==> inputs of build 69 <==
// top_level
module top_level
#(parameter WIDTH = 8)
(
	input clk, rst, init, finish, ack,
	input [WIDTH-1:0]
		ori_0,
		ori_1,
		ori_2,
		ori_3,
		ori_4,
		ori_5,
		ori_6,
		ori_7,
		ori_8,
		ori_9,
		ori_10,
		ori_11,
		ori_12,
		ori_13,
		ori_14,
		ori_15,
		ori_16,
		ori_17,
		ori_18,
		ori_19,
		ori_20,
		ori_21,
		ori_22,
		ori_23,
		ori_24,
		ori_25,
		ori_26,
		ori_27,
		ori_28,
		ori_29,
		ori_30,
		ori_31,
		can_0,
		can_1,
		can_2,
		can_3,
		can_4,
		can_5,
		can_6,
		can_7,
		can_8,
		can_9,
		can_10,
		can_11,
		can_12,
		can_13,
		can_14,
		can_15,
		can_16,
		can_17,
		can_18,
		can_19,
		can_20,
		can_21,
		can_22,
		can_23,
		can_24,
		can_25,
		can_26,
		can_27,
		can_28,
		can_29,
		can_30,
		can_31,
	output done,
	output [WIDTH+4:0] out_sad
	);
Settings: LEC_CHECK=0, CAP_MARGIN=5, CORE_ASPECT_RATIO=0.91, CORE_MARGIN=2, CORE_UTILIZATION=72, CTS_CLUSTER_SIZE=88, MAX_ROUTING_LAYER=met4, PLACE_DENSITY=0.64, SETUP_SLACK_MARGIN=1.47, SLEW_MARGIN=20; clock period 5.27 ns.
run.sh (not shown) runs the stock make flow with config.mk's settings and CLKGATE_MAP_FILE=.
==> inputs of build 93, as changes to build 69 <==
ABC_AREA = 0   (was default)
CORE_ASPECT_RATIO = default   (was 0.91)
CTS_CLUSTER_DIAMETER = 284   (was default)
CTS_CLUSTER_SIZE = default   (was 88)
MAX_ROUTING_LAYER = default   (was met4)
PLACE_DENSITY = 0.65   (was 0.64)
SETUP_SLACK_MARGIN = -0.06   (was 1.47)
==> flow/constraint.sdc (replaced) <==
create_clock -name core_clock -period 3.02 [get_ports {clk}]
set_input_delay 0.6040 -clock core_clock [delete_from_list [all_inputs] [get_ports {clk}]]
set_output_delay 0.6040 -clock core_clock [all_outputs]
set_load 0.01 [all_outputs]
==> comparison table <==
Global placer's final weighted congestion: build 69 0.9972; build 93 1.033
Cell count listed in synth_stat.txt: build 69 6,118; build 93 6,118
Yosys stat area: build 69 0.05069 mm²; build 93 0.05069 mm²
Standard-cell rows: build 69 92; build 93 97
Cell area after technology mapping: build 69 0.05069 mm²; build 93 0.05069 mm²
Floorplan die width: build 69 282.1 µm; build 93 269.3 µm
Xor-xnor portion of the synthesized cell area: build 69 0.04112; build 93 0.04112
Fraction of the core area occupied by cells at floorplan: build 69 0.7291; build 93 0.7251
Core area: build 69 0.06953 mm²; build 93 0.06991 mm²
Run status: build 69 stopped before the end; build 93 stopped before the end
Failing step: build 69 5_1_grt; build 93 3_5_place_dp
Die boundary height: build 69 257.1 µm; build 93 269.3 µm
Die Area: build 69 0.07254 mm²; build 93 0.07254 mm²
Instance tally after logic synthesis: build 69 6,118; build 93 6,118

---

==> inputs of build 63 <==
Starting RTL as in the previous note.
clock: 7.09 ns
lec_check: 0
cap_margin: 20
cell_pad_in_sites_global_placement: 0
core_aspect_ratio: 0.69
core_margin: 2
core_utilization: 70
cts_cluster_diameter: 28
cts_cluster_size: 35
setup_slack_margin: 1.85
slew_margin: 5
==> trial 89: changes against build 63 <==
CELL_PAD_IN_SITES_GLOBAL_PLACEMENT = unset   (was 0)
CORE_ASPECT_RATIO = unset   (was 0.69)
CORE_UTILIZATION = 71   (was 70)
CTS_CLUSTER_DIAMETER = 90   (was 28)
CTS_CLUSTER_SIZE = unset   (was 35)
SETUP_SLACK_MARGIN = 0.74   (was 1.85)
SLEW_MARGIN = 20   (was 5)
==> flow/constraint.sdc (replaced) <==
create_clock -name core_clock -period 3.02 [get_ports {clk}]
set_input_delay 0.6040 -clock core_clock [delete_from_list [all_inputs] [get_ports {clk}]]
set_output_delay 0.6040 -clock core_clock [all_outputs]
set_load 0.01 [all_outputs]
==> trial 11: changes against build 63 <==
CAP_MARGIN = 5   (was 20)
CELL_PAD_IN_SITES_GLOBAL_PLACEMENT = unset   (was 0)
CORE_ASPECT_RATIO = unset   (was 0.69)
CORE_UTILIZATION = 72   (was 70)
CTS_CLUSTER_DIAMETER = unset   (was 28)
CTS_CLUSTER_SIZE = unset   (was 35)
MAX_ROUTING_LAYER = met4   (was unset)
PLACE_DENSITY = 0.64   (was unset)
SETUP_SLACK_MARGIN = 1.47   (was 1.85)
SLEW_MARGIN = 20   (was 5)
==> flow/constraint.sdc (replaced) <==
create_clock -name core_clock -period 5.27 [get_ports {clk}]
set_input_delay 1.0540 -clock core_clock [delete_from_list [all_inputs] [get_ports {clk}]]
set_output_delay 1.0540 -clock core_clock [all_outputs]
set_load 0.01 [all_outputs]
==> trial 86: changes against build 63 <==
CELL_PAD_IN_SITES_GLOBAL_PLACEMENT = unset   (was 0)
CORE_ASPECT_RATIO = 1.06   (was 0.69)
CORE_UTILIZATION = 33   (was 70)
CTS_CLUSTER_DIAMETER = unset   (was 28)
CTS_CLUSTER_SIZE = unset   (was 35)
SETUP_SLACK_MARGIN = unset   (was 1.85)
SLEW_MARGIN = 20   (was 5)
==> flow/constraint.sdc (replaced) <==
create_clock -name core_clock -period 5.58 [get_ports {clk}]
set_input_delay 1.1160 -clock core_clock [delete_from_list [all_inputs] [get_ports {clk}]]
set_output_delay 1.1160 -clock core_clock [all_outputs]
set_load 0.01 [all_outputs]
==> comparison <==
- Trial 89 ended with an error in detailed placement. Trial 86 passed the timing, DRC and antenna checks. Build 63 went through all stages and came out clean. Trial 11 never finished: it broke off in global routing (ODB-0269).
- In trial 86 the sequential share of layout area is higher than in build 63, by 0.43 points.
- Between build 63 and trial 86, the lower register-to-register slack is in trial 86 (gap 1.2 ns).
- In build 63 the hold slack is worse than in trial 86, by 0.0018 ns.
- In area after synthesis, trial 89 and build 63 do not differ.
- Of build 63 and trial 86, trial 86 has the higher critical path depth (gap 2).
- In build 63 the via count is higher than in trial 86, by about 10%.

---

==> maple <==
top_level again, from the RTL that the note above started with.
make LEC_CHECK=0 ABC_AREA=1 CAP_MARGIN=20 CELL_PAD_IN_SITES_GLOBAL_PLACEMENT=2 CORE_ASPECT_RATIO=1.47 CORE_MARGIN=2 CORE_UTILIZATION=37 HOLD_SLACK_MARGIN=0.09 PLACE_DENSITY=0.42 SETUP_SLACK_MARGIN=-0.65 SLEW_MARGIN=35 finish   # period 7.09 ns
==> xenon: changes against maple <==
==> flow/config.mk (replaced) <==
export PLATFORM = sky130hd
export DESIGN_NAME = top_level
export DESIGN_NICKNAME = top_level
export VERILOG_FILES = /design/flow/design.v
export SDC_FILE = /design/flow/constraint.sdc
export NUM_CORES = 4
export LEC_CHECK = 0
export CAP_MARGIN = 20
export CELL_PAD_IN_SITES_GLOBAL_PLACEMENT = 0
export CORE_MARGIN = 2
export CORE_UTILIZATION = 70
export MAX_ROUTING_LAYER = met4
export PLACE_DENSITY = 0.6
export SETUP_SLACK_MARGIN = -0.28
export SLEW_MARGIN = 5
==> flow/constraint.sdc (replaced) <==
create_clock -name core_clock -period 4.65 [get_ports {clk}]
set_input_delay 0.9300 -clock core_clock [delete_from_list [all_inputs] [get_ports {clk}]]
set_output_delay 0.9300 -clock core_clock [all_outputs]
set_load 0.01 [all_outputs]
==> run summary <==
Summary of the current implementation state.

- The final worst setup slack is -1.01 ns, for reference.
- In this run the worst path has a maximum fanout of 2.
- The longest individual stage delay on the worst path is 0.54 ns, for reference.
- In the detailed route, the total length drawn on met2 is between 80000 and 90000 um.
- The final setup violation count is 42, for reference.
- The core occupancy in the finished layout is about nine tenths, for reference.
- The layout checks failed on setup timing.
- Per the synthesis report, the XOR/XNOR share of the synthesized area is 4.11%.
- The post-CTS setup-driven buffer insertion count is 8, for reference.
- In the floorplan report the effective utilization is 70.8%.
- The run finished, with violations left.
- The chip occupies 74600 um2.
- The beginning of the worst hold path is b_SAD_4x8.reg_ori_12[7], for reference.
- In this run, the synthesized area fraction spent on adder and majority cells is recorded as 23.3%.
- The net count reported at finish is roughly 8300, for reference.
- The share of synthesized area in the top cell type comes to between 20% and 30%.
-- figures above: xenon

==> run summary <==
Summary of the current implementation state.

- The flow ran to the end and the layout has no timing, DRC or antenna violations.
- The last timing report of the flow puts the setup violation total at 0.
- In this run the post-CTS setup repair buffer count came out at 0.
- The overall die area is 151000 um2, for reference.
- Per the hold report, the tightest min-delay path originates at b_control.state[0].
- The core occupancy in the finished layout is ~43%, for reference.
- At the end of the flow, the number of nets in the layout was 9865.
- Before placement the cells fill 37.1% of the core.
- The synthesized netlist devotes 21.6% of its cell area to adder and majority cells.
-- figures above: maple


---

==> inputs of run X <==
top_level again, from the RTL that the note above started with.
make LEC_CHECK=0 ABC_AREA=1 CAP_MARGIN=20 CELL_PAD_IN_SITES_GLOBAL_PLACEMENT=0 CORE_MARGIN=2 CORE_UTILIZATION=72 CTS_CLUSTER_DIAMETER=352 CTS_CLUSTER_SIZE=33 SETUP_SLACK_MARGIN=-0.32 SLEW_MARGIN=25 TNS_END_PERCENT=75 finish   # period 3.23 ns
==> inputs of run F, as changes to run X <==
==> flow/config.mk (replaced) <==
export PLATFORM = sky130hd
export DESIGN_NAME = top_level
export DESIGN_NICKNAME = top_level
export VERILOG_FILES = /design/flow/design.v
export SDC_FILE = /design/flow/constraint.sdc
export NUM_CORES = 4
export LEC_CHECK = 0
export CAP_MARGIN = 5
export CORE_MARGIN = 2
export CORE_UTILIZATION = 72
export PLACE_DENSITY = 0.64
export SETUP_SLACK_MARGIN = 1.47
export SLEW_MARGIN = 20
==> flow/constraint.sdc (replaced) <==
create_clock -name core_clock -period 5.27 [get_ports {clk}]
set_input_delay 1.0540 -clock core_clock [delete_from_list [all_inputs] [get_ports {clk}]]
set_output_delay 1.0540 -clock core_clock [all_outputs]
set_load 0.01 [all_outputs]
==> comparison table <==
| metric | run F | run X |
|---|---|---|
| Run status | failed layout checks | stopped before the end |
| Stage where the flow stopped | - | global routing (5_1_grt) |
| Layout check failures | setup timing | - |
| Number of nets produced by synthesis | 7463 | 9503 |
| Simple share | 13.9% | 18.7% |
| Gate Count Post-Synth | 6118 | 8158 |
| DIE WIDTH | 269 um | 280 um |
| Area share of the leading cell type in the synthesized netlist | 23.9% | 22.2% |
| Standard cell area after detailed placement | 0.0582 sq mm | 0.0692 sq mm |
| Cts bufs inserted | 70 | 22 |
| H-tree lvl count | 3 | 1 |
| Post-synthesis mux area share | 3.11% | 0% |
| Number of placement rows | 97 | 101 |
| Distinct lib cells | 81 | 41 |
| Routability-driven placement congestion ratio | 0.964 | 1.01 |
| Chip area from the yosys synthesis statistics | 0.0507 sq mm | 0.0547 sq mm |
